## run A
==> flow/design.v (excerpt) <==
module magnitude_wrapper(
	input aclk,
	input aresetn,
	input s_i_data_valid,
	output reg s_o_data_ready,
	input [31:0] s_i_data,
	output reg m_o_data_valid,
	input m_i_data_ready,
	output reg [31:0] m_o_data
    );
export LEC_CHECK = 0
export CAP_MARGIN = 30
export CORE_ASPECT_RATIO = 0.5
export CORE_MARGIN = 2
export CORE_UTILIZATION = 22
export CTS_CLUSTER_DIAMETER = 186
export CTS_CLUSTER_SIZE = 100
export SETUP_SLACK_MARGIN = -0.36
export SLEW_MARGIN = 20
export TNS_END_PERCENT = 50
create_clock -name core_clock -period 11.4 [get_ports {aclk}]
run.sh (not shown) runs the stock make flow with config.mk's settings and CLKGATE_MAP_FILE=.
Every stage of the flow completed for run A, and the final layout passed the timing, DRC and antenna checks.
diff inputs: run A => run B
- CORE_ASPECT_RATIO removed (was 0.5)
- CTS_CLUSTER_DIAMETER removed (was 186)
- CORE_UTILIZATION changed from 22 to 72
- TNS_END_PERCENT removed (was 50)
- CTS_CLUSTER_SIZE changed from 100 to 31
- the clock period (ns, I/O delays scaled along) changed from 11.4 to 6.46
==> results <==
The layout from run B, despite a flow that completed every stage, fails the layout checks, with the failing checks listed as setup timing. On tightest slew margin relative to the limit, run B does better than run A. Compared with run A, run B shows a lower worst setup slack after layout. The source of the critical timing path comes out data_real[7] in one run and data_real[11] in the other, namely in run B and run A respectively.
[inputs] run C vs run B
- CORE_UTILIZATION changed from 72 to 22
- CTS_CLUSTER_SIZE removed (was 31)
- the clock period (ns, I/O delays scaled along) changed from 6.46 to 11.4
- Worst max-slew margin expressed relative to the limit: run C and run B compared, lower one is run C
- Both conditions hold for run C: the flow ran to the end and the final layout passed the timing, DRC and antenna checks.
- Against run B, number of global-route vias before repair in run C fell by more than 10%.
- Run C vs. run B: met2 track utilization from global routing has decreased; final area has decreased.
- Run C has more setup slack than run B.
- Taking run B as the reference, in run C logic gate fraction of the total cell area saw an increase, area overhead of the layout relative to synthesis went down 10 points.
- Summary of the comparison: buffer and inverter count on the worst path is lower in run C, relative to run B.
Here is what was changed in the inputs of run D compared with run C.
- a change of SLEW_MARGIN from 20 to 5
- an added CTS_CLUSTER_DIAMETER of 268
- an added CTS_CLUSTER_SIZE of 100
- an added CORE_ASPECT_RATIO of 1.9
- an added ABC_AREA of 1
- Per the final summary, run D finished and its layout is clean on timing, DRC and antenna.
- Relative to run C, first-iteration detailed-routing DRC count has gone up in run D.
- Going from run C to run D, final worst setup slack went up 1.0 ns, chip area in the Yosys report went up 1000 um2.
What run E does differently from run D at the input level:
- CTS_CLUSTER_SIZE removed (was 100)
- CORE_ASPECT_RATIO changed from 1.9 to 1.23
- HOLD_SLACK_MARGIN newly set to 0.24
- SLEW_MARGIN changed from 5 to 20
- CTS_CLUSTER_DIAMETER removed (was 268)
- PLACE_DENSITY newly set to 0.95
- ABC_AREA removed (was 1)
Results
Run D → run E: number of unique standard cell types used by synthesis increased about 70%, least setup slack across all paths after layout lower.

---

## wip/quartz
Starting RTL as in the previous note.
clock: 6.46 ns
lec_check: 0
abc_area: 1
cap_margin: 20
core_margin: 2
core_utilization: 72
cts_cluster_size: 76
place_density_lb_addon: 0.01
setup_slack_margin: 1.85
slew_margin: 20
No crash in wip/quartz: every stage finished, but the layout fails its final checks due to negative setup slack.
Setup changes, wip/quartz to wip/raven
- SETUP_SLACK_MARGIN changed from 1.85 to 1.94
- CTS_CLUSTER_DIAMETER newly set to 354
- CTS_CLUSTER_SIZE changed from 76 to 72
- the clock period (ns, I/O delays scaled along) changed from 6.46 to 6.71
==> results <==
In summary, wip/raven completed successfully, with a layout that passed the timing, DRC and antenna checks. Comparing design area for wip/raven and wip/quartz, the bigger number came from wip/quartz. Per the comparison of wip/raven with wip/quartz, post-layout utilization of the core dropped 2.8 points. wip/raven against wip/quartz: final sequential cell count closely matched the old numbers, clock buffer count in the final layout closely matched the old numbers. In the flow results for wip/raven and wip/quartz, the period utilization is larger on wip/quartz. Where final worst setup slack is concerned, wip/quartz is outperformed by wip/raven. wip/quartz -> wip/raven: clock network area share flat. Non-filler instance count after layout delta for wip/raven relative to wip/quartz: about 1.4% lower. Hold slack for wip/raven is lower than for wip/quartz.
Modified inputs, wip/tundra compared to wip/raven
- PLACE_DENSITY_LB_ADDON: 0.01 -> unset
- CTS_CLUSTER_DIAMETER: 354 -> unset
- ABC_AREA: 1 -> unset
- CTS_CLUSTER_SIZE: 72 -> 34
- SETUP_SLACK_MARGIN: 1.94 -> unset
- the clock period (ns, I/O delays scaled along): 6.71 -> 6.18
Findings:
Nothing crashed in wip/tundra and all stages finished; the problem is that the final layout failed, the offending checks being negative setup slack. ~same final instance area in wip/tundra and wip/raven. Compared with wip/raven, wip/tundra shows largest net degree at the start of global routing that has gone up by a few percent. Across both runs, floorplan core density was higher for wip/tundra than for wip/raven. Taking wip/raven as the reference, in wip/tundra critical path depth in cells went up by 3; number of distinct standard cells referenced by the synthesized netlist went up by 25.
Changes in wip/nickel relative to wip/tundra:
- putting ABC_AREA at 1 where nothing was set
- putting TNS_END_PERCENT at 15 where nothing was set
- swapping 34 for 93 in CTS_CLUSTER_SIZE
- swapping 6.18 for 5.29 in the clock period (ns, I/O delays scaled along)
--- outcome ---
- No crash in wip/nickel: every stage finished, but the layout fails its final checks due to negative setup slack.
- In wip/nickel the post-layout utilization of the core turned out 2.1 points lower than in wip/tundra.
- Comparing largest stage delay on the critical path for wip/tundra and wip/nickel, the bigger number came from wip/nickel.
- wip/tundra has a lower overall fraction of global-route tracks in use than wip/nickel.
- Number of buffers and inverters on the critical path (wip/nickel over wip/tundra): decrease, 1
- Going from wip/tundra to wip/nickel, final area shows an increase of about 3.6%, total cells reported by yosys after synthesis picked up an extra 25%, wire length of the first global-routing pass went up 10%.
- Tightest hold margin deteriorates in wip/nickel relative to wip/tundra.

---

v10:
Starting RTL as in the previous note.
==> flow/config.mk <==
export PLATFORM = sky130hd
export DESIGN_NAME = magnitude_wrapper
export DESIGN_NICKNAME = magnitude_wrapper
export VERILOG_FILES = /design/flow/design.v
export SDC_FILE = /design/flow/constraint.sdc
export NUM_CORES = 4
export LEC_CHECK = 0
export CAP_MARGIN = 15
export CELL_PAD_IN_SITES_DETAIL_PLACEMENT = 2
export CORE_MARGIN = 3
export CORE_UTILIZATION = 26
export GPL_ROUTABILITY_DRIVEN = 0
export MIN_ROUTING_LAYER = met2
export SETUP_SLACK_MARGIN = -0.36
export SLEW_MARGIN = 20
==> flow/constraint.sdc <==
create_clock -name core_clock -period 11.4 [get_ports {aclk}]
set_input_delay 2.2800 -clock core_clock [delete_from_list [all_inputs] [get_ports {aclk}]]
set_output_delay 2.2800 -clock core_clock [all_outputs]
set_load 0.01 [all_outputs]
Here is what was changed in the inputs of v3 compared with v10.
Settings: CELL_PAD_IN_SITES_DETAIL_PLACEMENT: 2 -> unset; CORE_MARGIN: 3 -> 2; GPL_ROUTABILITY_DRIVEN: 0 -> unset; CORE_UTILIZATION: 26 -> 22; CAP_MARGIN: 15 -> 30; MIN_ROUTING_LAYER: met2 -> unset; CORE_ASPECT_RATIO: unset -> 0.5; TNS_END_PERCENT: unset -> 50.
Findings:
- Going from v10 to v3, area of the die grows by about 16%.
- Row count, v10 and v3: smaller value in v3
- Final critical-path setup slack delta (v3 − v10): favourable
- Changes observed in v3 relative to v10: wire length now sits lower, share of the final layout cell area in multi-input gates now sits lower.
- | summed area of non-filler cells in the final layout | v3 vs v10 | worse |
Changes in v17 relative to v3:
Settings: CORE_ASPECT_RATIO: 0.5 -> unset; ABC_AREA: unset -> 1; TNS_END_PERCENT: 50 -> unset; CORE_UTILIZATION: 22 -> 72; PLACE_DENSITY: unset -> 0.43; CTS_CLUSTER_SIZE: unset -> 73; the clock period (ns, I/O delays scaled along): 11.4 -> 6.46.
[summary]
What the final checks of v17 revealed, after a flow that finished every stage, was a layout that fails on negative setup slack.
Looking at share of cell area taken by muxes after synthesis, v17 sits below v3.
Of v3 and v17, v17 shows the higher wire length, with v3 below it.
Worst slew margin relative to its limit ended up 21 points higher on v17 than on v3.
Side by side, design area turned out higher in v17 than in v3.
v3 → v17: worst setup slack before clock tree synthesis fell 3.66 ns.
Edits applied to the flow inputs when going from v17 to v7:
Settings: a deleted PLACE_DENSITY that had been 0.43; a change of CTS_CLUSTER_SIZE from 73 to 22; an added PLACE_DENSITY_LB_ADDON of 0.04; a deleted ABC_AREA that had been 1; an added CORE_ASPECT_RATIO of 0.91; a change of the clock period (ns, I/O delays scaled along) from 6.46 to 14.1.
--- outcome ---
- Having completed the whole flow, v7 delivered a layout that passed the timing, DRC and antenna checks.
- Comparing v17 and v7, wire length the detailed router placed on met1 is lower on v7.
- Between v17 and v7, routed wire length is lower for v7, v17 comes in above that.
- The die outline height in v7 was lower than what v17 gave.
- Diff v17 and v7: minimum hold slack higher in v7
- | worst path arrival time | v7 vs v17 | 1.55 ns higher |
- v7 gives more sequential share of layout area than v17 did.
- Global-route usage: v7 < v17
- Looking at start point of the critical path, the data_real[3] result is from v17; the data_real[4] one comes from v7.
- Diff v17 -> v7: shortest clock period the worst path allows after layout up 1.55 ns; sequential element share of the synthesized area higher; number of fillers in the final layout +4.0%.
#### Input delta (v38 over v7)
Settings: CTS_CLUSTER_SIZE: 22 -> 76; CTS_CLUSTER_DIAMETER: unset -> 217; PLACE_DENSITY: unset -> 0.43; ABC_AREA: unset -> 1; CORE_ASPECT_RATIO: 0.91 -> unset; PLACE_DENSITY_LB_ADDON: 0.04 -> unset; the clock period (ns, I/O delays scaled along): 14.1 -> 6.55.
Results
Summary of the comparison: post-synthesis adder-cell area fraction is lower in v38, relative to v7.
[compare] base=v7 new=v38: total routed wire length on the met1 layer rose 3.1 mm.
v38: all stages done; final checks FAILED (negative setup slack).
Looking at setup violation total in the final timing report, v38 sits 10 higher than v7 does.
Between v38 and v7, the iteration tally of the first detailed-router pass is higher for v7.
Against v7, area of the placeable core in v38 rose by a few percent.
What v1 does differently from v38 at the input level:
Settings: HOLD_SLACK_MARGIN newly set to -0.09; SLEW_MARGIN changed from 20 to 40; the clock period (ns, I/O delays scaled along) changed from 6.55 to 5.54.
### Flow results
- v38 -> v1: cell count increased by a few percent
- v38 has higher register-to-register slack than v1.
- Maximum fanout along the worst path: v1 < v38
- When v1 is set beside v38, its worst hold margin turns out to be 0.0049 ns larger.
- Re final critical-path share of the clock period: v1 and v38 aren't equal, and the higher value belongs to v1.
- Data required time of the critical path came out lower on v1 than on v38.
- Number of antenna violations at the first check in global routing on v1 is up relative to v38.
- Sequential share of layout area: lower on v1
- Buffer count from post-CTS setup fixing | v1 above v38
- Compared with v38, v1 has less setup slack.
- Each of v38 and v1 falls short of a clean finish.
- The flow completed for v38, but it is not clean: the layout still shows negative setup slack.
